==> 05-10: inputs <==
==> flow/design.v <==
`timescale 1ns / 1ps
module scrambler
 #(parameter WIDTH = 32,
   parameter SEED = 7'b1111111)
  (input aclk,
   input aresetn,
   input [WIDTH-1:0] s_axis_tdata,
   input [3:0] s_axis_tuser,
   input s_axis_tvalid,
   output s_axis_tready,
   input s_axis_tlast,
   output reg [WIDTH-1:0] m_axis_tdata,
   output reg [3:0] m_axis_tuser,
   output reg m_axis_tvalid,
   input m_axis_tready,
   output reg m_axis_tlast);
  localparam TAIL_MASK = {{7{1'b0}}, {(WIDTH-7){1'b1}}};
  wire axis_tready_int = m_axis_tready;
  assign s_axis_tready = axis_tready_int;
  wire m_handshake = m_axis_tvalid && axis_tready_int;
  wire s_handshake = s_axis_tvalid && axis_tready_int;
  reg [6:0] lfsr;
  wire [WIDTH-1:0] fb;
  genvar i;
  generate
    for (i = 0; i < WIDTH; i = i + 1) begin : gen_feedback
      if (i < 4)
        assign fb[i] = lfsr[i+3] ^ lfsr[i];
      else if (i < 7)
        assign fb[i] = lfsr[i] ^ fb[i-4];
      else
        assign fb[i] = fb[i-7] ^ fb[i-4];
    end
  endgenerate
  always @(posedge aclk)
    if (~aresetn) begin
      m_axis_tdata <= {WIDTH{1'b0}};
      m_axis_tuser <= 4'h0;
      m_axis_tlast <= 1'b0;
      m_axis_tvalid <= 1'b0;
    end
    else if (s_handshake) begin
      if (s_axis_tlast)
        m_axis_tdata <= (s_axis_tdata ^ fb) & TAIL_MASK;
      else
        m_axis_tdata <= s_axis_tdata ^ fb;
      m_axis_tuser <= s_axis_tuser;
      m_axis_tlast <= s_axis_tlast;
      m_axis_tvalid <= 1'b1;
    end
    else if (m_handshake)
      m_axis_tvalid <= 1'b0;
  always @(posedge aclk)
    if (~aresetn)
      lfsr <= SEED;
    else if (s_handshake)
      lfsr <= fb[WIDTH-1:WIDTH-7];
endmodule
`timescale 1ns / 1ps
module encoder
 #(parameter WIDTH = 24)
  (input aclk,
   input aresetn,
   input [WIDTH-1:0] s_axis_tdata,
   input [3:0] s_axis_tuser,
   input s_axis_tvalid,
   output s_axis_tready,
   input s_axis_tlast,
   output reg [2*WIDTH-1:0] m_axis_tdata,
   output reg [3:0] m_axis_tuser,
   output reg m_axis_tvalid,
   input m_axis_tready,
   output reg m_axis_tlast);
  localparam HISTSIZE = 6;
  wire axis_tready_int = m_axis_tready;
  assign s_axis_tready = axis_tready_int;
  wire m_handshake = m_axis_tvalid && axis_tready_int;
  wire s_handshake = s_axis_tvalid && axis_tready_int;
  reg [2*WIDTH-1:0] m_axis_tdata_int;
  wire [WIDTH-1:0] g0;
  wire [WIDTH-1:0] g1;
  wire [2*WIDTH-1:0] hr;
  wire [2*WIDTH-1:0] tfr;
  wire [2*WIDTH-1:0] ttr;
  reg [HISTSIZE-1:0] history;
  wire [WIDTH+HISTSIZE-1:0] operand = {s_axis_tdata, history};
  genvar i;
  generate
    for (i = 0; i < WIDTH; i = i + 1) begin : gen_poly
      assign g0[i] = operand[i+6] ^ operand[i+4] ^ operand[i+3] ^ operand[i+1] ^ operand[i];
      assign g1[i] = g0[i] ^ operand[i+5] ^ operand[i+1];
    end
    for (i = 0; i < 2*WIDTH-1; i = i + 2) begin : gen_half_rate
      assign hr[i]   = g0[i/2];
      assign hr[i+1] = g1[i/2];
    end
    for (i = 0; i < 3*WIDTH/2-2; i = i + 3) begin : gen_two_thirds
      assign ttr[i]   = g0[2*(i/3)];
      assign ttr[i+1] = g1[2*(i/3)];
      assign ttr[i+2] = g0[2*(i/3)+1];
    end
    for (i = 0; i < 4*WIDTH/3-3; i = i + 4) begin : gen_three_fourths
      assign tfr[i]   = g0[i-i/4];
      assign tfr[i+1] = g1[i-i/4];
      assign tfr[i+2] = g0[i-i/4+1];
      assign tfr[i+3] = g1[i-i/4+2];
    end
  endgenerate
  assign ttr[2*WIDTH-1:3*WIDTH/2] = 0;
  assign tfr[2*WIDTH-1:4*WIDTH/3] = 0;
  always @*
    case (s_axis_tuser)
      4'b1111, 4'b0111, 4'b1011, 4'b0011:
        m_axis_tdata_int = tfr;
      4'b0001:
        m_axis_tdata_int = ttr;
      default:
        m_axis_tdata_int = hr;
    endcase
  always @(posedge aclk)
    if (~aresetn) begin
      m_axis_tdata <= {2*WIDTH{1'b0}};
      m_axis_tuser <= 4'h0;
      m_axis_tlast <= 1'b0;
      m_axis_tvalid <= 1'b0;
    end
    else if (s_handshake) begin
      m_axis_tdata <= m_axis_tdata_int;
      m_axis_tuser <= s_axis_tuser;
      m_axis_tlast <= s_axis_tlast;
      m_axis_tvalid <= 1'b1;
    end
    else if (m_handshake)
      m_axis_tvalid <= 1'b0;
  always @(posedge aclk)
    if (~aresetn)
      history <= {HISTSIZE{1'b0}};
    else if (s_handshake)
      history <= s_axis_tdata[WIDTH-1:WIDTH-HISTSIZE];
endmodule
`timescale 1ns / 1ps
module system
  #(parameter WIDTH = 24)
   (input aclk,
    input aresetn,
    input [WIDTH-1:0] s_axis_tdata,
    input s_axis_tvalid,
    output s_axis_tready,
    input s_axis_tlast,
    input [3:0] s_axis_tuser,
    output [2*WIDTH-1:0] m_axis_tdata,
    output m_axis_tvalid,
    input m_axis_tready,
    output m_axis_tlast,
    output [3:0] m_axis_tuser);
    localparam SEED = 7'b1011101;
    wire [WIDTH-1:0] s2e_tdata;
    wire s2e_tvalid;
    wire s2e_tready;
    wire s2e_tlast;
    wire [3:0] s2e_tuser;
    scrambler #(.WIDTH(WIDTH), .SEED(SEED)) scrambler_i(
        .aclk(aclk),
        .aresetn(aresetn),
        .s_axis_tdata(s_axis_tdata),
        .s_axis_tvalid(s_axis_tvalid),
        .s_axis_tready(s_axis_tready),
        .s_axis_tuser(s_axis_tuser),
        .s_axis_tlast(s_axis_tlast),
        .m_axis_tdata(s2e_tdata),
        .m_axis_tvalid(s2e_tvalid),
        .m_axis_tready(s2e_tready),
        .m_axis_tuser(s2e_tuser),
        .m_axis_tlast(s2e_tlast)
    );
    encoder #(.WIDTH(WIDTH)) encoder_i(
        .aclk(aclk),
        .aresetn(aresetn),
        .s_axis_tdata(s2e_tdata),
        .s_axis_tvalid(s2e_tvalid),
        .s_axis_tready(s2e_tready),
        .s_axis_tuser(s2e_tuser),
        .s_axis_tlast(s2e_tlast),
        .m_axis_tdata(m_axis_tdata),
        .m_axis_tvalid(m_axis_tvalid),
        .m_axis_tready(m_axis_tready),
        .m_axis_tuser(m_axis_tuser),
        .m_axis_tlast(m_axis_tlast)
    );
endmodule
==> flow/run.sh <==
#!/bin/bash
# the make line also repeats each setting of config.mk as NAME=value (left out here)
make -C /OpenROAD-flow-scripts/flow DESIGN_CONFIG=/design/flow/config.mk WORK_HOME=/design/flow/orfs CLKGATE_MAP_FILE= finish
==> flow/config.mk <==
export PLATFORM = sky130hd
export DESIGN_NAME = system
export DESIGN_NICKNAME = system
export VERILOG_FILES = /design/flow/design.v
export SDC_FILE = /design/flow/constraint.sdc
export NUM_CORES = 4
export LEC_CHECK = 0
export ABC_AREA = 1
export CAP_MARGIN = 25
export CELL_PAD_IN_SITES_DETAIL_PLACEMENT = 2
export CELL_PAD_IN_SITES_GLOBAL_PLACEMENT = 3
export CORE_MARGIN = 2
export CORE_UTILIZATION = 17
export CTS_CLUSTER_DIAMETER = 351
export GPL_ROUTABILITY_DRIVEN = 0
export GPL_TIMING_DRIVEN = 0
export HOLD_SLACK_MARGIN = 0.23
export MAX_ROUTING_LAYER = met4
export MIN_ROUTING_LAYER = met2
export PLACE_DENSITY_LB_ADDON = 0.02
export SETUP_SLACK_MARGIN = 0.89
export SLEW_MARGIN = 5
export TNS_END_PERCENT = 5
==> flow/constraint.sdc <==
create_clock -name core_clock -period 3.02 [get_ports {aclk}]
set_input_delay 0.6040 -clock core_clock [delete_from_list [all_inputs] [get_ports {aclk}]]
set_output_delay 0.6040 -clock core_clock [all_outputs]
set_load 0.01 [all_outputs]
==> inputs of 12-18, as changes to 05-10 <==
ABC_AREA = not set   (was 1)
CAP_MARGIN = 20   (was 25)
CELL_PAD_IN_SITES_DETAIL_PLACEMENT = not set   (was 2)
CELL_PAD_IN_SITES_GLOBAL_PLACEMENT = not set   (was 3)
CORE_UTILIZATION = 66   (was 17)
CTS_CLUSTER_DIAMETER = not set   (was 351)
GPL_ROUTABILITY_DRIVEN = not set   (was 0)
GPL_TIMING_DRIVEN = not set   (was 0)
HOLD_SLACK_MARGIN = not set   (was 0.23)
MAX_ROUTING_LAYER = not set   (was met4)
MIN_ROUTING_LAYER = not set   (was met2)
PLACE_DENSITY_LB_ADDON = not set   (was 0.02)
SETUP_SLACK_MARGIN = not set   (was 0.89)
SLEW_MARGIN = 20   (was 5)
TNS_END_PERCENT = not set   (was 5)
==> flow/constraint.sdc (replaced) <==
create_clock -name core_clock -period 2.34 [get_ports {aclk}]
set_input_delay 0.4680 -clock core_clock [delete_from_list [all_inputs] [get_ports {aclk}]]
set_output_delay 0.4680 -clock core_clock [all_outputs]
set_load 0.01 [all_outputs]
==> inputs of 07-16, as changes to 05-10 <==
ABC_AREA = not set   (was 1)
CAP_MARGIN = 15   (was 25)
CELL_PAD_IN_SITES_DETAIL_PLACEMENT = 0   (was 2)
CELL_PAD_IN_SITES_GLOBAL_PLACEMENT = not set   (was 3)
CORE_ASPECT_RATIO = 0.71   (was not set)
CORE_UTILIZATION = 44   (was 17)
CTS_CLUSTER_DIAMETER = 220   (was 351)
CTS_CLUSTER_SIZE = 37   (was not set)
HOLD_SLACK_MARGIN = -0.03   (was 0.23)
PLACE_DENSITY = 0.76   (was not set)
PLACE_DENSITY_LB_ADDON = not set   (was 0.02)
SETUP_SLACK_MARGIN = not set   (was 0.89)
SLEW_MARGIN = 20   (was 5)
==> flow/constraint.sdc (replaced) <==
create_clock -name core_clock -period 1.68 [get_ports {aclk}]
set_input_delay 0.3360 -clock core_clock [delete_from_list [all_inputs] [get_ports {aclk}]]
set_output_delay 0.3360 -clock core_clock [all_outputs]
set_load 0.01 [all_outputs]
==> inputs of 08-14, as changes to 05-10 <==
ABC_AREA = not set   (was 1)
CAP_MARGIN = 0   (was 25)
CELL_PAD_IN_SITES_DETAIL_PLACEMENT = not set   (was 2)
CELL_PAD_IN_SITES_GLOBAL_PLACEMENT = not set   (was 3)
CORE_UTILIZATION = 72   (was 17)
CTS_CLUSTER_DIAMETER = not set   (was 351)
GPL_ROUTABILITY_DRIVEN = not set   (was 0)
GPL_TIMING_DRIVEN = not set   (was 0)
HOLD_SLACK_MARGIN = not set   (was 0.23)
MAX_ROUTING_LAYER = not set   (was met4)
MIN_ROUTING_LAYER = not set   (was met2)
PLACE_DENSITY_LB_ADDON = not set   (was 0.02)
SETUP_SLACK_MARGIN = not set   (was 0.89)
SLEW_MARGIN = 20   (was 5)
TNS_END_PERCENT = not set   (was 5)
==> flow/constraint.sdc (replaced) <==
create_clock -name core_clock -period 1.67 [get_ports {aclk}]
set_input_delay 0.3340 -clock core_clock [delete_from_list [all_inputs] [get_ports {aclk}]]
set_output_delay 0.3340 -clock core_clock [all_outputs]
set_load 0.01 [all_outputs]
==> comparison <==
12-18 completed with no timing, DRC or antenna violations. 07-16 completed and failed the layout checks on negative setup slack. 08-14 aborted during clock tree synthesis. 05-10 went through all stages and came out clean.
Utilization: 07-16 is higher than 05-10 (39 points).
Against 05-10, the synthesized cell count of 08-14 is lower by 31%.
Between 12-18 and 07-16, the lower global-route usage is in 12-18 (gap 18 points).
Against 12-18, the design area of 05-10 is larger by about 10%.
Of 05-10 and 12-18, 05-10 has the higher via count (gap 70%, measured against 12-18).
Flip-flop count is the same in 07-16 and 05-10.
Register-to-register slack, highest first: 05-10, 12-18, 07-16.
The highest routed wire length belongs to 05-10, the lowest to 12-18.
The highest worst setup slack belongs to 05-10, the lowest to 07-16.
Between 07-16 and 05-10, the lower critical path depth is in 05-10 (gap 3).
==> figures <==
| quantity | 05-10 | 07-16 | 08-14 | 12-18 |
|---|---|---|---|---|
| Run status | complete, no violations | complete, but fails checks | did not finish | complete, no violations |
| Failing step | - | - | clock tree synthesis | - |
| Layout check failures | - | negative setup slack | - | - |
| Busiest metal layer after global routing | met3 | met3 | - | met2 |
| Number of stages on the worst setup path | 3 | 6 | - | 2 |
| Comb gate area | 3633 sq um | 4325 sq um | - | 3790 sq um |
| CLK BUF | 9 | 12 | - | 12 |
| Non-clock buffers | 141 | 179 | - | 110 |
| Detailed-placement wirelength estimate | 23.45 mm | 13.75 mm | 16.22 mm | 11.05 mm |
| Most frequent cell after synthesis | sky130_fd_sc_hd__nand2_1 | sky130_fd_sc_hd__dfxtp_1 | sky130_fd_sc_hd__dfxtp_1 | sky130_fd_sc_hd__dfxtp_1 |
| Fin area | 7959 sq um | 8342 sq um | - | 7198 sq um |
| Sum of overflow across all layers after global routing | 0 | 0 | - | 0 |
| Total number of warnings across the stage logs | 28 | 28 | - | 28 |
| Number of buffers and inverters on the critical path | 3 | 2 | - | 2 |
| H-tree Lvls | 3 | 3 | - | 3 |
| Clk pwr | 1.29 mW | 2.13 mW | - | 1.22 mW |
| Via count of the first global-routing pass | 9783 | 8258 | - | 4795 |
| Mapped cell area | 6153 sq um | 6061 sq um | 6061 sq um | 6061 sq um |
| Post-cts repair resize count | 8 | 77 | - | 0 |
| Buffering overhead | 0.1486 | 0.1827 | - | 0.1537 |
| Worst IR drop on VDD | 0.3202 mV | 0.6860 mV | - | 0.3525 mV |
| Clk ins delay skew pair | 0.39 ns | 0.36 ns | - | 0.37 ns |
| XOR/XNOR Fraction of Synth Area | 0.1822 | 0.3427 | 0.3427 | 0.3427 |
| Setup repair after global routing missed its margin | true | true | - | false |
Power and IR drop assume default switching activity.
